Setup of wip/juniper:
Design vga_top, start of the top module:
module vga_top(
	input ClkPort,
	input BtnC,
	input BtnU,
	input BtnD,
	input BtnR,
	input BtnL,
	input MoveTick,  
	output hSync, vSync,
	output [3:0] vgaR, vgaG, vgaB,
	output An0, An1, An2, An3, An4, An5, An6, An7,
	output Ca, Cb, Cc, Cd, Ce, Cf, Cg, Dp,
	output MemOE, MemWR, RamCS, QuadSpiFlashCS
	);
Size: about 120 flip-flops, roughly 0.026 sq mm of cells after synthesis.
clock: 2.91 ns
lec_check: 0
abc_area: 1
cap_margin: 0
core_aspect_ratio: 0.7
core_margin: 2
core_utilization: 72
cts_cluster_diameter: 379
cts_cluster_size: 11
hold_slack_margin: 0.3
place_density: 0.4
setup_slack_margin: 0.87
slew_margin: 20
tns_end_percent: 20
run.sh (not shown) runs the stock make flow with config.mk's settings and CLKGATE_MAP_FILE=.
wip/juniper did not make it past detailed placement (3_5_place_dp), where a tool error ended it.
Setup changes, wip/juniper to wip/nickel
==> flow/config.mk <==
export PLATFORM = sky130hd
export DESIGN_NAME = vga_top
export DESIGN_NICKNAME = vga_top
export VERILOG_FILES = /design/flow/design.v
export SDC_FILE = /design/flow/constraint.sdc
export NUM_CORES = 4
export LEC_CHECK = 0
export CAP_MARGIN = 20
export CORE_MARGIN = 2
export CORE_UTILIZATION = 60
export SLEW_MARGIN = 20
==> flow/constraint.sdc <==
create_clock -name core_clock -period 5.39 [get_ports {ClkPort}]
set_input_delay 1.0780 -clock core_clock [delete_from_list [all_inputs] [get_ports {ClkPort}]]
set_output_delay 1.0780 -clock core_clock [all_outputs]
set_load 0.01 [all_outputs]
Findings:
- Of wip/nickel and wip/juniper, none finishes clean.
- wip/juniper terminated abnormally: detailed placement (3_5_place_dp) reported DPL-0038.
- Basic-gate share of the synthesized area counting and, or, nand and nor cells for wip/nickel: 11 points down relative to wip/juniper
- Comparing wip/nickel and wip/juniper, the lower sequential element share of the synthesized area was measured on wip/juniper.
- The mean area per synthesized cell of wip/nickel exceeds that of wip/juniper by 20%.
Setup changes, wip/nickel to wip/pepper
diff --git a/flow/config.mk b/flow/config.mk
--- a/flow/config.mk
+++ b/flow/config.mk
@@ -9,3 +9,4 @@
 export CORE_MARGIN = 2
-export CORE_UTILIZATION = 60
+export CORE_UTILIZATION = 33
+export PLACE_DENSITY = 0.6
 export SLEW_MARGIN = 20
==> flow/constraint.sdc <==
create_clock -name core_clock -period 12.5 [get_ports {ClkPort}]
set_input_delay 2.5000 -clock core_clock [delete_from_list [all_inputs] [get_ports {ClkPort}]]
set_output_delay 2.5000 -clock core_clock [all_outputs]
set_load 0.01 [all_outputs]
Results
- wip/pepper ended with less synthesis-to-finish area growth than wip/nickel.
- Against wip/nickel as the reference, wip/pepper delivers a higher sequential share of layout area.
- In the tables for wip/nickel and wip/pepper, global-route usage reads lower with wip/pepper.
- From wip/pepper to wip/nickel, number of enable-type register cells in the synthesized netlist did not move at all.
- wip/pepper did not stop at any stage, and its layout met the timing, design-rule and antenna checks.
- Summary of wip/pepper over wip/nickel: total buffers and inverters traversed by the critical path now smaller, power decreased by about 60% relative to the old numbers, internal power moved down.
Here is what was changed in the inputs of wip/xenon compared with wip/pepper.
diff --git a/flow/config.mk b/flow/config.mk
--- a/flow/config.mk
+++ b/flow/config.mk
@@ -9,4 +9,3 @@
 export CORE_MARGIN = 2
-export CORE_UTILIZATION = 33
-export PLACE_DENSITY = 0.6
-export SLEW_MARGIN = 20
+export CORE_UTILIZATION = 54
+export SLEW_MARGIN = 10
==> flow/constraint.sdc <==
create_clock -name core_clock -period 12.0 [get_ports {ClkPort}]
set_input_delay 2.4000 -clock core_clock [delete_from_list [all_inputs] [get_ports {ClkPort}]]
set_output_delay 2.4000 -clock core_clock [all_outputs]
set_load 0.01 [all_outputs]
--- outcome ---
- Going from wip/pepper to wip/xenon, the logic gate share of total power was found to have gone down by 0.3 points.
- wip/pepper was larger in final cell area than wip/xenon.
- Between wip/xenon and wip/pepper, it is wip/xenon whose power in sequential cells is higher, by about 9%.
- Compared with wip/pepper, wip/xenon degrades routed wire length.

* * *

Starting RTL as in the previous note.
## vga_top
module vga_top(
	input ClkPort,
	input BtnC,
	input BtnU,
	input BtnD,
	input BtnR,
	input BtnL,
	input MoveTick,  
	output hSync, vSync,
	output [3:0] vgaR, vgaG, vgaB,
	output An0, An1, An2, An3, An4, An5, An6, An7,
	output Ca, Cb, Cc, Cd, Ce, Cf, Cg, Dp,
	output MemOE, MemWR, RamCS, QuadSpiFlashCS
	);
clock: 7.72 ns
lec_check: 0
abc_area: 1
cap_margin: 20
core_aspect_ratio: 0.78
core_margin: 2
core_utilization: 58
cts_cluster_size: 21
gpl_routability_driven: 1
gpl_timing_driven: 1
setup_slack_margin: -0.6
slew_margin: 20
tns_end_percent: 35
Then changed:
CORE_UTILIZATION = 71   (was 58)
CTS_CLUSTER_SIZE = 27   (was 21)
PLACE_DENSITY_LB_ADDON = 0.08   (was default)
SETUP_SLACK_MARGIN = 0.97   (was -0.6)
clock period = 7.2 ns   (was 7.72 ns; I/O delays follow)
Result:
- final area goes up by 2.0%
- total power goes up by 8.1%
- worst setup slack is better by 0.46 ns
- combinational power increases by about 9%
- wire length fell by 5.5%
- core utilization rose by 15 points
- flip-flop count does not change
- critical path depth came out lower by 6
- worst hold slack gains 0.0032 ns
Then changed:
ABC_AREA = default   (was 1)
CORE_ASPECT_RATIO = default   (was 0.78)
CORE_UTILIZATION = 40   (was 71)
CTS_CLUSTER_SIZE = default   (was 27)
GPL_ROUTABILITY_DRIVEN = default   (was 1)
GPL_TIMING_DRIVEN = default   (was 1)
PLACE_DENSITY = 0.6   (was default)
PLACE_DENSITY_LB_ADDON = default   (was 0.08)
SETUP_SLACK_MARGIN = default   (was 0.97)
TNS_END_PERCENT = default   (was 35)
clock period = 12.0 ns   (was 7.2 ns; I/O delays follow)
Outcome: Combinational power came out lower by 71%. Global-route usage went down by 23 points. Routed wire length goes down by 7.5%. Sequential power falls by 53%. Utilization goes down by 34 points. Cell count shrinks by 18%. Critical path depth went down by 1. Clock power decreases by 42%. Sequential share of layout area rises by 1.3 points.
Then changed:
CORE_ASPECT_RATIO = 0.5   (was default)
CORE_UTILIZATION = 60   (was 40)
CTS_CLUSTER_DIAMETER = 174   (was default)
CTS_CLUSTER_SIZE = 99   (was default)
GPL_ROUTABILITY_DRIVEN = 0   (was default)
HOLD_SLACK_MARGIN = -0.07   (was default)
PLACE_DENSITY = 0.35   (was 0.6)
TNS_END_PERCENT = 5   (was default)
Cell area fell by 1.3%.
Sequential power fell by 5.8%.
Power fell by 1.9%.
Clock skew hardly moves.
Non-clock buffer count rose by 1.
Wire length fell by 10%.
Flip-flop count stays the same.
Then changed:
CORE_ASPECT_RATIO = 1.96   (was 0.5)
CORE_UTILIZATION = 40   (was 60)
CTS_CLUSTER_DIAMETER = 101   (was 174)
GPL_ROUTABILITY_DRIVEN = default   (was 0)
PLACE_DENSITY = default   (was 0.35)
TNS_END_PERCENT = default   (was 5)
What happened:
- combinational power went up by about 6%
- total power went up by about 5%
- final area went up by about 2%
- wire length went up by about 28%
- worst hold slack is worse by 0.0043 ns
- utilization went down by 21 points
- final cell count went up by about 8%
- clock-buffer cell count is unchanged
- worst setup slack is worse by 0.38 ns
- first-iteration DRC count went down by 44%
- clock skew went up by 0.0063 ns

* * *

vga_top again, from the RTL that the note above started with.
make LEC_CHECK=0 ABC_AREA=0 CAP_MARGIN=20 CORE_ASPECT_RATIO=0.78 CORE_MARGIN=7 CORE_UTILIZATION=37 CTS_CLUSTER_SIZE=27 GPL_ROUTABILITY_DRIVEN=1 GPL_TIMING_DRIVEN=1 PLACE_DENSITY_LB_ADDON=0.08 SETUP_SLACK_MARGIN=-0.22 SLEW_MARGIN=20 TNS_END_PERCENT=35 finish   # period 7.4 ns
The starting point completed without violations.
Edit:
Settings changed: ABC_AREA 0 to not set, CORE_ASPECT_RATIO 0.78 to not set, CORE_MARGIN 7 to 2, CORE_UTILIZATION 37 to 68, CTS_CLUSTER_SIZE 27 to not set, GPL_ROUTABILITY_DRIVEN 1 to not set, GPL_TIMING_DRIVEN 1 to not set, PLACE_DENSITY set to 0.6, PLACE_DENSITY_LB_ADDON 0.08 to not set, SETUP_SLACK_MARGIN -0.22 to not set, TNS_END_PERCENT 35 to not set.
Clock period 7.4 ns to 6.16 ns, I/O delays scaled along.
After rerunning: The changed run produced a layout that fails on negative setup slack; flip-flop count is unchanged; non-clock buffer count climbs by 32; via count went up by a little under a tenth; combinational power rises by about a fifth; total power grows by about a fifth; cell area decreases slightly; worst hold slack is better by 5.6 ps; setup slack is worse by 270 ps.
Edit:
Settings changed: CORE_UTILIZATION 68 to 65, PLACE_DENSITY 0.6 to not set, SETUP_SLACK_MARGIN set to 0.92, TNS_END_PERCENT set to 5.
Clock period 6.16 ns to 5.39 ns, I/O delays scaled along.
Effect: The changed run produced a layout that fails on negative setup slack; core utilization climbs by 3.5 points; final area increases by about 9%; routed wire length increases by 5.2%; sequential power went up by about 9%; power goes up by 25%; hold slack hardly moves; area after synthesis does not change; first-iteration DRC count went down by 14%; sequential share of layout area drops by 0.97 points; register-to-register slack gains 140 ps.
Edit:
Settings changed: CORE_UTILIZATION 65 to 40, PLACE_DENSITY set to 0.6, SETUP_SLACK_MARGIN 0.92 to 0.49, TNS_END_PERCENT 5 to not set.
Clock period 5.39 ns to 9.52 ns, I/O delays scaled along.
Now the flow went through all stages and came out clean; cell area decreases by about 9%; via count drops by 12%; hold slack stays flat; cell count climbs by 1.9%; total power is lower by 51%.

* * *

vga_top again, from the RTL that the note above started with.
Settings: LEC_CHECK=0, CAP_MARGIN=20, CORE_MARGIN=2, CORE_UTILIZATION=72, CTS_CLUSTER_DIAMETER=54, CTS_CLUSTER_SIZE=47, PLACE_DENSITY_LB_ADDON=0.01, SETUP_SLACK_MARGIN=1.83, SLEW_MARGIN=20; clock period 6.28 ns.
The starting point never finished: it broke off in global routing (5_1_grt).
Edit:
==> flow/config.mk (replaced) <==
export PLATFORM = sky130hd
export DESIGN_NAME = vga_top
export DESIGN_NICKNAME = vga_top
export VERILOG_FILES = /design/flow/design.v
export SDC_FILE = /design/flow/constraint.sdc
export NUM_CORES = 4
export LEC_CHECK = 0
export CAP_MARGIN = 20
export CORE_MARGIN = 2
export CORE_UTILIZATION = 40
export PLACE_DENSITY = 0.6
export SLEW_MARGIN = 20
==> flow/constraint.sdc (replaced) <==
create_clock -name core_clock -period 5.33 [get_ports {ClkPort}]
set_input_delay 1.0660 -clock core_clock [delete_from_list [all_inputs] [get_ports {ClkPort}]]
set_output_delay 1.0660 -clock core_clock [all_outputs]
set_load 0.01 [all_outputs]
Outcome:
- The new run completed and failed the layout checks on setup timing
- synthesized cell count is unchanged
- die area climbs by about 80%
- area after synthesis stays the same
Edit:
--- a/flow/config.mk
+++ b/flow/config.mk
@@ -7,6 +7,8 @@
 export LEC_CHECK = 0
 export CAP_MARGIN = 20
+export CELL_PAD_IN_SITES_GLOBAL_PLACEMENT = 3
 export CORE_MARGIN = 2
 export CORE_UTILIZATION = 40
+export CTS_CLUSTER_DIAMETER = 317
 export PLACE_DENSITY = 0.6
 export SLEW_MARGIN = 20
==> flow/constraint.sdc (replaced) <==
create_clock -name core_clock -period 12.0 [get_ports {ClkPort}]
set_input_delay 2.4000 -clock core_clock [delete_from_list [all_inputs] [get_ports {ClkPort}]]
set_output_delay 2.4000 -clock core_clock [all_outputs]
set_load 0.01 [all_outputs]
Result:
- The changed run ran to the end with no violations
- clock skew rises by 0.017 ns
- die size does not change
- register-to-register slack improved by 5.1 ns
Edit:
==> flow/config.mk (replaced) <==
export PLATFORM = sky130hd
export DESIGN_NAME = vga_top
export DESIGN_NICKNAME = vga_top
export VERILOG_FILES = /design/flow/design.v
export SDC_FILE = /design/flow/constraint.sdc
export NUM_CORES = 4
export LEC_CHECK = 0
export CAP_MARGIN = 20
export CORE_ASPECT_RATIO = 1.96
export CORE_MARGIN = 2
export CORE_UTILIZATION = 62
export CTS_CLUSTER_DIAMETER = 249
export CTS_CLUSTER_SIZE = 99
export HOLD_SLACK_MARGIN = -0.07
export SETUP_SLACK_MARGIN = 2.25
export SLEW_MARGIN = 20
- The changed run passed the timing, design-rule and antenna checks
- core utilization is higher by 23 points
- clock skew goes down by 0.011 ns
- final area is lower by 1.6%
- global-route usage grows by 21 points
- sequential share of layout area rises by 0.20 points
- routed wire length came out higher by 1.0%
- setup slack gains 0.10 ns
- fmax goes up by 1.1%
- cell count fell by 8.3%
- synthesized cell count does not change
- total power came out higher by 3.7%
Edit:
==> flow/config.mk (replaced) <==
export PLATFORM = sky130hd
export DESIGN_NAME = vga_top
export DESIGN_NICKNAME = vga_top
export VERILOG_FILES = /design/flow/design.v
export SDC_FILE = /design/flow/constraint.sdc
export NUM_CORES = 4
export LEC_CHECK = 0
export ABC_AREA = 1
export CAP_MARGIN = 20
export CELL_PAD_IN_SITES_DETAIL_PLACEMENT = 0
export CELL_PAD_IN_SITES_GLOBAL_PLACEMENT = 3
export CORE_MARGIN = 3
export CORE_UTILIZATION = 40
export CTS_CLUSTER_DIAMETER = 160
export CTS_CLUSTER_SIZE = 42
export GPL_TIMING_DRIVEN = 0
export MAX_ROUTING_LAYER = met4
export MIN_ROUTING_LAYER = met2
export PLACE_DENSITY = 0.7
export SLEW_MARGIN = 15
export TNS_END_PERCENT = 50
=> Now the flow never finished: it broke off in global placement (3_3_place_gp). Die area climbs by 73%. Area after synthesis climbs by 11%. Synthesized cell count climbs by 34%.
No activity file was given, so power comes from the tool's default toggle rates.
